// top
module top(input clk, rst_raw, up, left, right, down, 
           input [15:0]switches, output dp,a,b,c,d,e,f,g, output [3:0]anode,
           output load_done, output reg fsm_done);
Size in the first run: ~230 flip-flops, roughly 36 I/O pins, about 12000 um2 of cells after synthesis.
make LEC_CHECK=0 CAP_MARGIN=20 CORE_ASPECT_RATIO=1.03 CORE_MARGIN=2 CORE_UTILIZATION=72 CTS_CLUSTER_DIAMETER=47 GPL_ROUTABILITY_DRIVEN=1 MIN_ROUTING_LAYER=met1 PLACE_DENSITY=0.66 SETUP_SLACK_MARGIN=0.83 SLEW_MARGIN=30 TNS_END_PERCENT=80 finish   # period 6.21 ns
run.sh (not shown) runs the stock make flow with config.mk's settings and CLKGATE_MAP_FILE=.
The first run finished with timing, DRC and antenna clean.
==> next run, changes <==
Settings changed: CORE_ASPECT_RATIO 1.03 to default, CORE_UTILIZATION 72 to 66, CTS_CLUSTER_DIAMETER 47 to default, GPL_ROUTABILITY_DRIVEN 1 to default, MIN_ROUTING_LAYER met1 to default, PLACE_DENSITY 0.66 to default, SETUP_SLACK_MARGIN 0.83 to default, SLEW_MARGIN 30 to 20, TNS_END_PERCENT 80 to default.
Clock period 6.21 ns to 4.33 ns, I/O delays scaled along.
=> Via count is lower by 1.6%. Power is higher by 38%. Area after synthesis stays the same. Clock skew is lower by 0.0035 ns. Global-route usage is lower by 2.6 points. Sequential power is higher by 43%. Flip-flop count is unchanged. Combinational power is higher by 42%. Routed wire length is lower by 2.1%. Final area is lower by 1.2%.
==> next run, changes <==
Settings changed: CORE_UTILIZATION 66 to 71, CTS_CLUSTER_SIZE from default to 19.
Clock period 4.33 ns to 3.39 ns, I/O delays scaled along.
Clock power rises by 34%. Wire length rises by 4.7%. Setup slack got worse by 0.62 ns.

* * *

Starting RTL as in the previous note.
==> flow/design.v (excerpt) <==
module top(input clk, rst_raw, up, left, right, down, 
           input [15:0]switches, output dp,a,b,c,d,e,f,g, output [3:0]anode,
           output load_done, output reg fsm_done);
    wire [7:0] A, B;     
    wire [3:0] init_ram_addr, fsm_ram_addr, ram_addr;    
    wire [1:0] rf_w_addr;
    wire rf_w_en;
    wire ram_w_en, init_ram_w_en, fsm_ram_w_en;    
    wire [1:0] reg_r_addr1, reg_r_addr2, reg_r_addr3, reg_r_addr4;
    wire [7:0] init_w_ram_data, fsm_w_ram_data, 
               w_ram_data, r_ram_data;   
    wire acc_en, acc_clear;
    wire done;
    wire [3:0] pp0, pp1;  
    wire [1:0] A1, A2, B1, B2;   
    wire [4:0] acc;  
    wire [4:0] C11, C12, C21, C22;   
    wire up_clean, left_clean, rst, right_clean, down_clean;    
    reg load_en;
    reg load_button;     
    reg start_button;    
    reg C11_button, C12_button, C21_button, C22_button;  
    reg display;     
    debouncer udb(.clk(clk), .raw(up), .clean(up_clean)); 
  ...
clock: 1.94 ns
lec_check: 0
cap_margin: 20
core_margin: 2
core_utilization: 72
cts_cluster_diameter: 311
cts_cluster_size: 10
setup_slack_margin: 0.55
slew_margin: 20
The baseline aborted during clock tree synthesis.
Change:
--- a/flow/config.mk
+++ b/flow/config.mk
@@ -8,7 +8,4 @@
 export CAP_MARGIN = 20
 export CORE_MARGIN = 2
-export CORE_UTILIZATION = 72
-export CTS_CLUSTER_DIAMETER = 311
-export CTS_CLUSTER_SIZE = 10
-export SETUP_SLACK_MARGIN = 0.55
+export CORE_UTILIZATION = 64
 export SLEW_MARGIN = 20
==> flow/constraint.sdc (replaced) <==
create_clock -name core_clock -period 4.45 [get_ports {clk}]
set_input_delay 0.8900 -clock core_clock [delete_from_list [all_inputs] [get_ports {clk}]]
set_output_delay 0.8900 -clock core_clock [all_outputs]
set_load 0.01 [all_outputs]
The changed run produced a clean layout.
Synthesized area stays the same.
Die size rose by 12%.
Synthesized cell count does not change.
Change:
--- a/flow/config.mk
+++ b/flow/config.mk
@@ -8,4 +8,7 @@
 export CAP_MARGIN = 20
 export CORE_MARGIN = 2
-export CORE_UTILIZATION = 64
+export CORE_UTILIZATION = 70
+export CTS_CLUSTER_SIZE = 13
+export SETUP_SLACK_MARGIN = 1.92
 export SLEW_MARGIN = 20
+export TNS_END_PERCENT = 5
==> flow/constraint.sdc (replaced) <==
create_clock -name core_clock -period 6.6 [get_ports {clk}]
set_input_delay 1.3200 -clock core_clock [delete_from_list [all_inputs] [get_ports {clk}]]
set_output_delay 1.3200 -clock core_clock [all_outputs]
set_load 0.01 [all_outputs]
What happened:
- total power came out lower by 33%
- wire length came out higher by 2.5%
- clock-buffer cell count came out lower by 2
- clock power came out lower by 37%
- clock skew is about the same
Change:
--- a/flow/config.mk
+++ b/flow/config.mk
@@ -8,7 +8,4 @@
 export CAP_MARGIN = 20
 export CORE_MARGIN = 2
-export CORE_UTILIZATION = 70
-export CTS_CLUSTER_SIZE = 13
-export SETUP_SLACK_MARGIN = 1.92
+export CORE_UTILIZATION = 40
 export SLEW_MARGIN = 20
-export TNS_END_PERCENT = 5
==> flow/constraint.sdc (replaced) <==
create_clock -name core_clock -period 4.46 [get_ports {clk}]
set_input_delay 0.8920 -clock core_clock [delete_from_list [all_inputs] [get_ports {clk}]]
set_output_delay 0.8920 -clock core_clock [all_outputs]
set_load 0.01 [all_outputs]
=> Power rose by 48%; utilization is lower by 32 points; sequential cell count stays the same; setup slack gets worse by 1.6 ns; design area rises by 2.0%; clock power is higher by 56%; sequential share of layout area decreases by 0.83 points.

* * *

top again, from the RTL that the note above started with.
## top
module top(input clk, rst_raw, up, left, right, down, 
           input [15:0]switches, output dp,a,b,c,d,e,f,g, output [3:0]anode,
           output load_done, output reg fsm_done);
clock: 1.94 ns
lec_check: 0
abc_area: 1
cap_margin: 20
core_aspect_ratio: 0.69
core_margin: 2
core_utilization: 72
cts_cluster_diameter: 400
cts_cluster_size: 100
place_density_lb_addon: 0.0
setup_slack_margin: 0.57
slew_margin: 20
tns_end_percent: 15
The starting point failed in 4_1_cts with DPL-0033.
Next try:
==> flow/config.mk (replaced) <==
export PLATFORM = sky130hd
export DESIGN_NAME = top
export DESIGN_NICKNAME = top
export VERILOG_FILES = /design/flow/design.v
export SDC_FILE = /design/flow/constraint.sdc
export NUM_CORES = 4
export LEC_CHECK = 0
export CAP_MARGIN = 20
export CORE_MARGIN = 2
export CORE_UTILIZATION = 72
export CTS_CLUSTER_SIZE = 14
export SETUP_SLACK_MARGIN = 1.5
export SLEW_MARGIN = 20
==> flow/constraint.sdc (replaced) <==
create_clock -name core_clock -period 6.16 [get_ports {clk}]
set_input_delay 1.2320 -clock core_clock [delete_from_list [all_inputs] [get_ports {clk}]]
set_output_delay 1.2320 -clock core_clock [all_outputs]
set_load 0.01 [all_outputs]
Effect: This time the run went through all stages and came out clean. Synthesized cell count shrinks by 14%. Die size climbs by 2.1%. Area after synthesis grows by 2.3%.
Next try:
--- a/flow/config.mk
+++ b/flow/config.mk
@@ -8 +8 @@
-export CAP_MARGIN = 20
+export CAP_MARGIN = 0
@@ -11,2 +11 @@
-export CTS_CLUSTER_SIZE = 14
-export SETUP_SLACK_MARGIN = 1.5
+export CTS_CLUSTER_SIZE = 19
==> flow/constraint.sdc (replaced) <==
create_clock -name core_clock -period 2.36 [get_ports {clk}]
set_input_delay 0.4720 -clock core_clock [delete_from_list [all_inputs] [get_ports {clk}]]
set_output_delay 0.4720 -clock core_clock [all_outputs]
set_load 0.01 [all_outputs]
Now the flow reached the layout checks and failed them: negative setup slack.
Flip-flop count is unchanged.
Final area grows by 8.8%.
Worst hold slack loses 4.3 ps.
Setup slack loses 2700 ps.
Clock-buffer cell count is unchanged.
Routed wire length grows by 16%.
Non-clock buffer count grows by 123.
Next try:
--- a/flow/config.mk
+++ b/flow/config.mk
@@ -8 +8 @@
-export CAP_MARGIN = 0
+export CAP_MARGIN = 20
@@ -11 +11 @@
-export CTS_CLUSTER_SIZE = 19
+export CTS_CLUSTER_SIZE = 21
==> flow/constraint.sdc (replaced) <==
create_clock -name core_clock -period 2.43 [get_ports {clk}]
set_input_delay 0.4860 -clock core_clock [delete_from_list [all_inputs] [get_ports {clk}]]
set_output_delay 0.4860 -clock core_clock [all_outputs]
set_load 0.01 [all_outputs]
The changed run completed and failed the layout checks on negative setup slack.
Synthesized area stays the same.
Final area came out lower by 1.1%.
Synthesized cell count does not change.
Die size is unchanged.
Fmax went down by 2.5%.
Routed wire length stays flat.
Next try:
--- a/flow/config.mk
+++ b/flow/config.mk
@@ -8 +8,2 @@
-export CAP_MARGIN = 20
+export ABC_AREA = 1
+export CAP_MARGIN = 0
@@ -11 +12,4 @@
-export CTS_CLUSTER_SIZE = 21
+export CTS_CLUSTER_DIAMETER = 372
+export CTS_CLUSTER_SIZE = 10
+export PLACE_DENSITY_LB_ADDON = 0.01
+export SETUP_SLACK_MARGIN = 0.33
The new run completed without violations.
Via count is higher by 3.9%.
Non-clock buffer count is lower by 57.
Fmax is higher by 10%.
Cell area is lower by 4.2%.
Routed wire length is lower by 3.5%.
Worst setup slack improves by 230 ps.
Register-to-register slack improves by 230 ps.
Worst hold slack degrades by 28 ps.
Global-route usage is lower by 0.93 points.
Total power is lower by 1.0%.

* * *

top again, from the RTL that the note above started with.
==> flow/design.v (excerpt) <==
module top(input clk, rst_raw, up, left, right, down, 
           input [15:0]switches, output dp,a,b,c,d,e,f,g, output [3:0]anode,
           output load_done, output reg fsm_done);
==> flow/config.mk <==
export PLATFORM = sky130hd
export DESIGN_NAME = top
export DESIGN_NICKNAME = top
export VERILOG_FILES = /design/flow/design.v
export SDC_FILE = /design/flow/constraint.sdc
export NUM_CORES = 4
export LEC_CHECK = 0
export ABC_AREA = 0
export CAP_MARGIN = 35
export CELL_PAD_IN_SITES_DETAIL_PLACEMENT = 2
export CELL_PAD_IN_SITES_GLOBAL_PLACEMENT = 1
export CORE_ASPECT_RATIO = 1.5
export CORE_MARGIN = 4
export CORE_UTILIZATION = 40
export CTS_CLUSTER_SIZE = 33
export GPL_ROUTABILITY_DRIVEN = 1
export GPL_TIMING_DRIVEN = 1
export MIN_ROUTING_LAYER = met2
export PLACE_DENSITY_LB_ADDON = 0.04
export SLEW_MARGIN = 20
==> flow/constraint.sdc <==
create_clock -name core_clock -period 3.21 [get_ports {clk}]
set_input_delay 0.6420 -clock core_clock [delete_from_list [all_inputs] [get_ports {clk}]]
set_output_delay 0.6420 -clock core_clock [all_outputs]
set_load 0.01 [all_outputs]
Change:
Settings changed: ABC_AREA 0 to default, CAP_MARGIN 35 to 20, CELL_PAD_IN_SITES_DETAIL_PLACEMENT 2 to default, CELL_PAD_IN_SITES_GLOBAL_PLACEMENT 1 to default, CORE_ASPECT_RATIO 1.5 to default, CORE_MARGIN 4 to 2, CTS_CLUSTER_SIZE 33 to default, GPL_ROUTABILITY_DRIVEN 1 to default, GPL_TIMING_DRIVEN 1 to default, MIN_ROUTING_LAYER met2 to default, PLACE_DENSITY_LB_ADDON 0.04 to default.
Clock period 3.21 ns to 4.25 ns, I/O delays scaled along.
Outcome: The new run finished clean. Sequential cell count stays the same. Clock-buffer cell count increases by 5. Cell area decreases by about 1.3%. Global-route usage decreases by 13 points. Worst hold slack hardly moves. First-iteration DRC count decreases by 62%. Via count decreases by about 30%. Non-clock buffer count decreases by 28. Power decreases by about 28%. Clock power decreases by 22%.
Change:
Settings changed: CORE_UTILIZATION 40 to 36.
Register-to-register slack got worse by 0.12 ns.
Synthesized cell count does not change.
Global-route usage came out lower by 1.4 points.
Area after synthesis is unchanged.
Sequential power goes up slightly.
Cell area rose slightly.
Setup slack loses 0.083 ns.
Maximum frequency shrinks by a few percent.
Core utilization is lower by 4.0 points.
Power grows slightly.
Wire length rose slightly.
Change:
Settings changed: CORE_UTILIZATION 36 to 70, CTS_CLUSTER_SIZE from default to 13, SETUP_SLACK_MARGIN from default to -0.66.
Clock period 4.25 ns to 6.6 ns, I/O delays scaled along.
What happened: Setup slack improved by 1.8 ns; wire length went down by 1.8%; total power went down by 37%; utilization went up by 36 points; worst hold slack barely changes; die area went down by 48%; clock power went down by 45%; synthesized cell count stays the same; non-clock buffer count went up by 1; via count went up by 1.6%; area after synthesis does not change.
Change:
Settings changed: CORE_UTILIZATION 70 to 72, CTS_CLUSTER_SIZE 13 to 10, SETUP_SLACK_MARGIN -0.66 to default.
Clock period 6.6 ns to 2.43 ns, I/O delays scaled along.
Result:
- The new run passed the timing, DRC and antenna checks
- cell area increases by 6.7%
- via count came out higher by 8.3%
- wire length rose by 15%
- worst hold slack is better by 0.0061 ns
- synthesized area stays the same
- power rose to 2.9 times its value
- core utilization increases by 8.3 points
- critical path depth stays the same
- synthesized cell count does not change
- setup slack is worse by 2.8 ns
- die area is lower by 2.7%
Change:
Settings changed: ABC_AREA from default to 1, CTS_CLUSTER_SIZE 10 to 21, PLACE_DENSITY_LB_ADDON from default to 0.16, SETUP_SLACK_MARGIN from default to 0.37.
=> The changed run produced a clean layout. Final area decreases by a few percent. Critical path depth decreases by 2. Setup slack gets better by 0.12 ns. Final cell count increases by roughly a tenth. Non-clock buffer count decreases by 59. Sequential power decreases by a few percent. Wire length decreases by a few percent. Sequential share of layout area increases by 1.7 points. Fmax increases by a few percent. Core utilization decreases by 0.68 points.
Power and IR drop assume default switching activity.
